v51:
==> flow/design.v <==
module float_adder(
    input   clk,
    input   rst,
    input   [31:0]  x,
    input   [31:0]  y,
    output  reg [31:0]  z,
    output  reg [1:0]   overflow, 
    output  reg done
);
    reg [24:0]  m_x, m_y, m_z;
    reg [7:0]   exp_x, exp_y, exp_z;
    reg [2:0]   state_now;
    reg sign_z;
    reg [31:0]  x_q, y_q;
    reg [24:0] out_x,out_y,mid_y,mid_x;
    reg [7:0] move_tot;
    reg [2:0] bigger;
    parameter start = 3'b000, zerocheck = 3'b001, equalcheck = 3'b010, addm = 3'b011, normal = 3'b100, over = 3'b110;
    always @(posedge clk) begin
        if(!rst)begin
            state_now <= start;
            done <= 1'b0;
        end
        else begin
        done <= 1'b0;
        case(state_now)
            start:
                begin
                    x_q <= x;
                    y_q <= y;
                    bigger <= 2'b00;
                    exp_x <= x[30:23];
                    exp_y <= y[30:23];
                    m_x <= {1'b0, 1'b1, x[22:0]};
                    m_y <= {1'b0, 1'b1, y[22:0]};
                    out_x <= 25'b0;
                    out_y <= 25'b0;
                    move_tot <= 8'b0;
                    mid_y<={24'b0,1'b1};
                    mid_x<={24'b0,1'b1};
                    if((x[30:23] == 8'd255 && x[22:0] != 0) || (y[30:23] == 8'd255 && y[22:0] != 0)) 
                        begin
                            overflow <= 2'b11;
                            state_now <= over;
                            sign_z <= 1'b1;
                            exp_z <= 8'b11111111;
                            m_z <= 23'b11111111111111111111111;
                        end
                    else if((x[30:23] == 8'd255 && x[22:0] == 0) || (y[30:23] == 8'd255 && y[22:0] == 0)) 
                        begin
                            overflow <= 2'b11;
                            state_now <= over;
                            sign_z <= 1'b0;
                            exp_z <= 8'b11111111;
                            m_z <= 23'b0;
                        end
                    else
                        begin
                            overflow <= 2'b00;
                            state_now <= zerocheck;
                        end
                end
            zerocheck:
                begin
                    if(m_x[22:0] == 23'b0 && exp_x == 8'b0)
                        begin
                            sign_z <= y_q[31];
                            exp_z <= exp_y;
                            m_z <= m_y;
                            state_now <= over;
                        end
                    else if(m_y[22:0] == 23'b0 && exp_y == 8'b0)
                        begin
                            sign_z <= x_q[31];
                            exp_z <= exp_x;
                            m_z <= m_x;
                            state_now <= over;
                        end
                    else
                        begin
                            state_now <= equalcheck;
                        end
                    if(m_x[22:0] != 23'b0 && exp_x == 8'b0)
                        begin
                            m_x <= {1'b0, 1'b0, x_q[22:0]};
                        end
                    if(m_y[22:0] != 23'b0 && exp_y == 8'b0)
                        begin
                            m_y <= {1'b0, 1'b0, y_q[22:0]};
                        end
                end
            equalcheck:
                begin
                    if(exp_x == exp_y)
                        begin
                            if(bigger == 2'b0)
                                begin
                                    state_now <= addm; 
                                end
                            else if(bigger == 2'b10)
                                begin
                                    if(out_y > mid_y)
                                        begin
                                            m_y <= m_y + 1'b1;
                                        end 
                                    else if(out_y < mid_y)
                                        begin
                                            m_y <= m_y;
                                        end
                                    else if(out_y == m_y)
                                        begin
                                            if(m_y[0] == 1)
                                                begin
                                                    m_y <= m_y + 1'b1;
                                                end
                                            else
                                                begin
                                                    m_y <= m_y;
                                                end
                                        end
                                    state_now <= addm;
                                end
                            else if(bigger == 2'b01)
                                begin
                                    if(out_x > mid_x)
                                        begin
                                            m_x <= m_x + 1'b1;
                                        end 
                                    else if(out_x < mid_x)
                                        begin
                                            m_x <= m_x;
                                        end
                                    else if(out_x == m_x)
                                        begin
                                            if(m_x[0] == 1)
                                                begin
                                                    m_x <= m_x + 1'b1;
                                                end
                                            else
                                                begin
                                                    m_x <= m_x;
                                                end
                                        end
                                    state_now <= addm;
                                end
                        end
                    else
                        begin
                            if(exp_x > exp_y)
                                begin
                                    bigger <= 2'b01;
                                    exp_y <= exp_y + 1'b1;
                                    m_y[23:0] <= {1'b0, m_y[23:1]};
                                    out_y[move_tot] <= m_y[0];
                                    mid_y <= {mid_y[23:0], mid_y[24]};
                                    move_tot <= move_tot + 1'b1;
                                    if(m_y == 24'b0) 
                                        begin
                                            sign_z <= x_q[31];
                                            exp_z <= exp_x;
                                            m_z <= m_x;
                                            state_now <= over;
                                        end
                                    else
                                        begin
                                            state_now <= equalcheck;
                                        end
                                end 
                            else
                                begin
                                    bigger <= 2'b10;
                                    exp_x <= exp_x + 1'b1;
                                    m_x[23:0] <= {1'b0, m_x[23:1]};
                                    out_x[move_tot] <= m_x[0];
                                    mid_x <= {mid_x[23:0], mid_x[24]};
                                    move_tot <= move_tot + 1'b1;
                                    if(m_x == 24'b0) 
                                        begin
                                            sign_z <= y_q[31];
                                            exp_z <= exp_y;
                                            m_z <= m_y;
                                            state_now <= over;
                                        end
                                    else
                                        begin
                                            state_now <= equalcheck;
                                        end
                                end
                        end
                end
            addm:
                begin
                    if(x_q[31] ^ y_q[31] == 1'b0)
                        begin
                            exp_z <= exp_x;
                            sign_z <= x_q[31];
                            m_z <= m_x + m_y;
                            state_now <= normal;
                        end 
                    else
                        begin
                            if(m_x > m_y)
                                begin
                                    exp_z <= exp_x;
                                    sign_z <= x_q[31];
                                    m_z <= m_x - m_y;
                                    state_now <= normal;
                                end
                            else if(m_x < m_y)
                                begin
                                    exp_z <= exp_y;
                                    sign_z <= y_q[31];
                                    m_z <= m_y - m_x;
                                    state_now <= normal;
                                end
                            else
                                begin
                                    sign_z <= 1'b0;
                                    exp_z <= 8'b0;
                                    m_z <= 23'b0;
                                    state_now <= over;
                                end
                        end
                end
            normal:
                begin
                    if(m_z[24] == 1'b1)
                        begin
                            if(m_z[0] == 1)
                                begin
                                    m_z <= m_z + 1'b1;
                                    m_z[0] <= 0;
                                    state_now <= normal;
                                end
                            else
                                begin
                                     m_z <= {1'b0, m_z[24:1]};
                                    exp_z <= exp_z + 1'b1;
                                    state_now <= over;
                                end
                        end 
                    else
                        begin
                            if(m_z[23] == 1'b0 && exp_z >= 1)
                                begin
                                    m_z <= {m_z[23:0], 1'b0};
                                    exp_z <= exp_z - 1'b1;
                                    state_now <= normal;
                                end 
                            else
                                begin
                                    state_now <= over;
                                end
                        end
                end
            over:
                begin
                    z <= {sign_z, exp_z[7:0], m_z[22:0]};
                    done <= 1'b1;
                    if(overflow)
                        begin
                            overflow <= overflow;
                            state_now <= start;
                        end
                    else if(exp_z == 8'd255)
                        begin
                            overflow <= 2'b01;
                            state_now <= start;
                        end
                    else if(exp_z == 8'd0 && m_z[22:0] != 23'b0)
                        begin
                            overflow <= 2'b10;
                            state_now <= start;
                        end
                    else
                        begin
                            overflow <= 2'b0;
                            state_now <= start;
                        end
                end
            default:
                begin
                    state_now <= start;
                end
        endcase    
        end
    end
endmodule
==> flow/config.mk <==
export PLATFORM = sky130hd
export DESIGN_NAME = float_adder
export DESIGN_NICKNAME = float_adder
export VERILOG_FILES = /design/flow/design.v
export SDC_FILE = /design/flow/constraint.sdc
export NUM_CORES = 4
export LEC_CHECK = 0
export CAP_MARGIN = 20
export CORE_ASPECT_RATIO = 0.91
export CORE_MARGIN = 2
export CORE_UTILIZATION = 72
export CTS_CLUSTER_DIAMETER = 348
export CTS_CLUSTER_SIZE = 21
export PLACE_DENSITY_LB_ADDON = 0.29
export SETUP_SLACK_MARGIN = 0.96
export SLEW_MARGIN = 20
==> flow/constraint.sdc <==
create_clock -name core_clock -period 3.47 [get_ports {clk}]
set_input_delay 0.6940 -clock core_clock [delete_from_list [all_inputs] [get_ports {clk}]]
set_output_delay 0.6940 -clock core_clock [all_outputs]
set_load 0.01 [all_outputs]
run.sh (not shown) runs the stock make flow with config.mk's settings and CLKGATE_MAP_FILE=.
v51 did not finish: a tool error stopped it during 5_1_grt.
The inputs of v17 differ from those of v51 as listed below.
Settings: removing SETUP_SLACK_MARGIN (formerly 0.96); removing CTS_CLUSTER_DIAMETER (formerly 348); removing CORE_ASPECT_RATIO (formerly 0.91); removing CTS_CLUSTER_SIZE (formerly 21); changing CORE_UTILIZATION from 72 to 62; removing PLACE_DENSITY_LB_ADDON (formerly 0.29); changing the clock period (ns, I/O delays scaled along) from 3.47 to 4.41.
### Flow results
- Across v51 and v17, a clean result was obtained everywhere but in v51.
- v51 | ERROR | 5_1_grt
- Taking v51 as the reference point, the number of cells in the design after placement of v17 falls by 27.
- Going from v51 to v17, the x dimension of the die was found to have gone up by about 2.7%.
- Clock buffer count from CTS for v17 is higher than for v51.
- Max vertical extent of the die across v51 and v17: v17
- Mean instance size in the synthesized netlist: v51 vs v17 identical
- v17 -> v51: synthesized area delta 0, exact match
- [compare] base=v51 new=v17: total core area increased 4900 µm²; floorplan row count increased 13%.
Modified inputs, v8 compared to v17
Settings: changing CORE_UTILIZATION from 62 to 72; setting PLACE_DENSITY_LB_ADDON to 0.29 for the first time; setting CTS_CLUSTER_DIAMETER to 348 for the first time; setting SETUP_SLACK_MARGIN to 0.9 for the first time; setting CTS_CLUSTER_SIZE to 14 for the first time; changing the clock period (ns, I/O delays scaled along) from 4.41 to 3.47.
--- outcome ---
- v8 did not finish; a tool error ended it in 5_1_grt.
- On area fraction in full adders, half adders and majority gates, v8 and v17 are basically level.
- Re number of instances resized during post-cts repair: v8 is 273 up on v17.
- [compare] base=v17 new=v8: share of async-settable or async-resettable flops after synthesis flat, standard-cell row count down about 7%, setup slack after placement down 0.62 ns.
- Compared with v17, v8 shows a lower total number of H-tree levels.
- NOTE: number of buffers inserted by post-CTS setup repair in v8 exceeds that of v17
- Across both runs, total placed cells including tap cells was higher for v8 than for v17.
- Delta (v8 minus v17): total die size now smaller; core footprint now smaller.
## Diff of input files: v16 against v8
Settings: clearing CTS_CLUSTER_DIAMETER, which used to be 348; clearing SETUP_SLACK_MARGIN, which used to be 0.9; swapping 72 for 66 in CORE_UTILIZATION; clearing PLACE_DENSITY_LB_ADDON, which used to be 0.29; clearing CTS_CLUSTER_SIZE, which used to be 14; swapping 3.47 for 3.45 in the clock period (ns, I/O delays scaled along).
Notes after the runs:
In v16 the implementation completed, yet the final layout does not meet the checks, the culprit being negative setup slack.
The lower worst-case setup slack after placement of v8 and v16 is in v8.
In terms of sequential fraction of the synthesis area, v8 and v16 differ only marginally.
In the tables for v8 and v16, number of buffers created by CTS reads lower with v8.
v8 → v16: number of instances resized during post-cts repair now sits lower, number of buffers inserted by post-CTS setup repair now sits lower, die outline height now sits higher.
v16 gives more total die area than v8 did.
Going from v8 to v16, floorplan-stage core utilization shrinks by 6.3 points.
Inputs modified between v16 and v28:
Settings: a change of CORE_UTILIZATION from 66 to 59; a change of the clock period (ns, I/O delays scaled along) from 3.45 to 4.33.
Results
- v28 reports its worst setup path startpoint as m_y[1]$_DFFE_PP_ while v16 reports out_y[24]$_SDFFCE_PN0P_.
- | power share of the combinational group | lower: v28 |
- Changes observed in v28 relative to v16: per-cell routed wire length down about 9%, number of antenna violations at the first check in global routing went down by 1, met1 layer usage reported by global route now smaller, standard-cell row count went up.
- v28 closes out successfully: all stages finished, all timing, DRC and antenna checks passed.
- v16: flow complete, layout not clean; failing: negative setup slack
Power figures rest on the tool's default switching activity, not on a simulated workload.
